Setup of run 1:
==> flow/design.v (excerpt) <==
module top_logic(  
		clk,
		rst,
		frz,
		level,
		Dout,
		vsync,
		hsync,
		VGA_R,
		VGA_G,
		VGA_B,
		BTNU,
		BTND,
		BTNL,
		BTNR,
        seven_seg,
        sel,
        pattern_select,
         I_spi_miso,
         O_spi_sck,
         O_spi_cs,
         O_spi_mosi
);
	input clk;
    input rst;
    input frz;
    input [4:0]level;
    input Dout;
    output vsync;
    output hsync;
    output [3:0] VGA_R;
    output [3:0] VGA_G;
    output [3:0] VGA_B;
    input BTNU;
    input BTND;
    input BTNR;
    input BTNL;
    output [7:0]seven_seg;
    output [7:0] sel;
    wire left;
    wire right;
    wire up;
    wire down;
    assign left=BTNL;
    assign right=BTNR;
    assign up=BTNU;
    assign down=BTND;
    input    I_spi_miso;  
    output  wire         O_spi_sck;  
    output  wire         O_spi_cs  ;  
    output  wire         O_spi_mosi ;    
    input pattern_select;
    wire [3:0]spi_x_out;
    wire [3:0]spi_y_out;
    wire [15:0]score;
    wire over;
   spi_control spi(
                .clk(clk),
                .I_rst_n(!rst),
                .I_tx_en(1'b1),
                .rst(rst),
                .spi_x_out(spi_x_out),
                .spi_y_out(spi_y_out),
                .I_spi_miso(I_spi_miso),
                .O_spi_sck(O_spi_sck),
                .O_spi_cs(O_spi_cs),
                .O_spi_mosi(O_spi_mosi)
    );
    vga VGA( 
			 .clk(clk),
			 .rst(rst),
			 .frz(~frz),
			 .color_change(Dout),
			 .score2(score),
			 .vsync(vsync),
			 .hsync(hsync),
			 .VGA_R(VGA_R),
			 .VGA_G(VGA_G),
			 .VGA_B(VGA_B),
			 .up(up),
			 .down(down),
			 .right(right),
			 .left(left),
			 .pattern_select(pattern_select),
			 .over(over),
			 .spi_x_out(spi_x_out),
			 .spi_y_out(spi_y_out)
	);
    seg_display seg(
            .clk(clk),
  ...
make LEC_CHECK=0 ABC_AREA=1 CAP_MARGIN=20 CORE_ASPECT_RATIO=0.71 CORE_MARGIN=2 CORE_UTILIZATION=72 PLACE_DENSITY_LB_ADDON=0.0 SETUP_SLACK_MARGIN=1.64 SLEW_MARGIN=20 finish   # period 9.47 ns
run.sh (not shown) runs the stock make flow with config.mk's settings and CLKGATE_MAP_FILE=.
Flow for run 1 halted at global routing (5_1_grt), error code GRT-0116.
Input changes introduced in run 2 (baseline for comparison: run 1):
# run 1
export LEC_CHECK = 0
export ABC_AREA = 1
export CAP_MARGIN = 20
export CORE_ASPECT_RATIO = 0.71
export CORE_MARGIN = 2
export CORE_UTILIZATION = 72
export PLACE_DENSITY_LB_ADDON = 0.0
export SETUP_SLACK_MARGIN = 1.64
export SLEW_MARGIN = 20
create_clock -name core_clock -period 9.47 [get_ports {clk}]
# run 2
export LEC_CHECK = 0
export CAP_MARGIN = 20
export CORE_MARGIN = 2
export CORE_UTILIZATION = 8
export SLEW_MARGIN = 20
create_clock -name core_clock -period 21.0 [get_ports {clk}]
==> comparison <==
Run 2 gives less count of buffers added by post-CTS timing repair for setup than run 1 did. Between run 2 and run 1, chip area estimate from yosys synthesis is higher for run 1, run 2 comes in under that. Run 2: done, clean on timing, DRC and antenna. Floorplan row count is higher on run 2. Xor-xnor portion of the synthesized cell area up 0.90 points in run 2 wrt run 1. Per the comparison of run 2 with run 1, number of clock buffers inserted by TritonCTS moved up, area of the mapped netlist moved down. Compared with run 1, run 2 shows chip width higher by 690 um.
Edits applied to the flow inputs when going from run 2 to run 3:
# run 2
export LEC_CHECK = 0
export CAP_MARGIN = 20
export CORE_MARGIN = 2
export CORE_UTILIZATION = 8
export SLEW_MARGIN = 20
create_clock -name core_clock -period 21.0 [get_ports {clk}]
# run 3
export LEC_CHECK = 0
export CAP_MARGIN = 20
export CORE_MARGIN = 2
export CORE_UTILIZATION = 44
export SLEW_MARGIN = 20
create_clock -name core_clock -period 16.9 [get_ports {clk}]
- Compared run 3 vs run 2, and worst setup margin is down in run 3.
- Per the final summary, run 3 finished and its layout is clean on timing, DRC and antenna.
- Fmax | run 3 vs run 2 | run 3 faster
- Summary of run 3 over run 2: normalized max-slew margin fell by 0.98 points; buffer count excluding the clock tree in the final layout moved down; met3 wire length went down; final HPWL from detailed placement moved up.
- [compare] base=run 2 new=run 3: number of remaining DRC errors essentially unchanged; register-to-register slack lower.
- Layout overhead on the synthesized area in run 3 is 17 points lower than in run 2
Changes in run 4 relative to run 3:
# run 3
export LEC_CHECK = 0
export CAP_MARGIN = 20
export CORE_MARGIN = 2
export CORE_UTILIZATION = 44
export SLEW_MARGIN = 20
create_clock -name core_clock -period 16.9 [get_ports {clk}]
# run 4
export LEC_CHECK = 0
export CAP_MARGIN = 20
export CORE_MARGIN = 2
export CORE_UTILIZATION = 72
export MAX_ROUTING_LAYER = met4
export SETUP_SLACK_MARGIN = 1.63
export SLEW_MARGIN = 20
create_clock -name core_clock -period 12.2 [get_ports {clk}]
==> results <==
- [run 4] flow finished | final checks: failed | reasons: negative setup slack
- Area of the placeable core: run 4 vs run 3 down about 40%
- Run 4 — number of antenna violations at the first check in global routing 2 higher, run 3 as reference
- In the final reports, the cell area of run 4 is larger than that of run 3.

---

Starting RTL as in the previous note.
## top_logic
module top_logic(  
		clk,
		rst,
		frz,
		level,
		Dout,
		vsync,
		hsync,
		VGA_R,
		VGA_G,
		VGA_B,
		BTNU,
		BTND,
		BTNL,
		BTNR,
        seven_seg,
        sel,
        pattern_select,
         I_spi_miso,
         O_spi_sck,
         O_spi_cs,
         O_spi_mosi
);
Settings: LEC_CHECK=0, ABC_AREA=1, CAP_MARGIN=0, CORE_MARGIN=2, CORE_UTILIZATION=72, CTS_CLUSTER_DIAMETER=324, CTS_CLUSTER_SIZE=10, SETUP_SLACK_MARGIN=0.51, SLEW_MARGIN=20, TNS_END_PERCENT=40; clock period 7.37 ns.
The first run died in 5_1_grt with GRT-0232.
Change:
ABC_AREA = not set   (was 1)
CAP_MARGIN = 20   (was 0)
CORE_UTILIZATION = 40   (was 72)
CTS_CLUSTER_DIAMETER = not set   (was 324)
CTS_CLUSTER_SIZE = not set   (was 10)
SETUP_SLACK_MARGIN = not set   (was 0.51)
TNS_END_PERCENT = not set   (was 40)
clock period = 16.9 ns   (was 7.37 ns; I/O delays follow)
This time the run finished clean.
Area after synthesis is lower by a few percent.
Die size is higher by well over a third.
Synthesized cell count is lower by about a fifth.
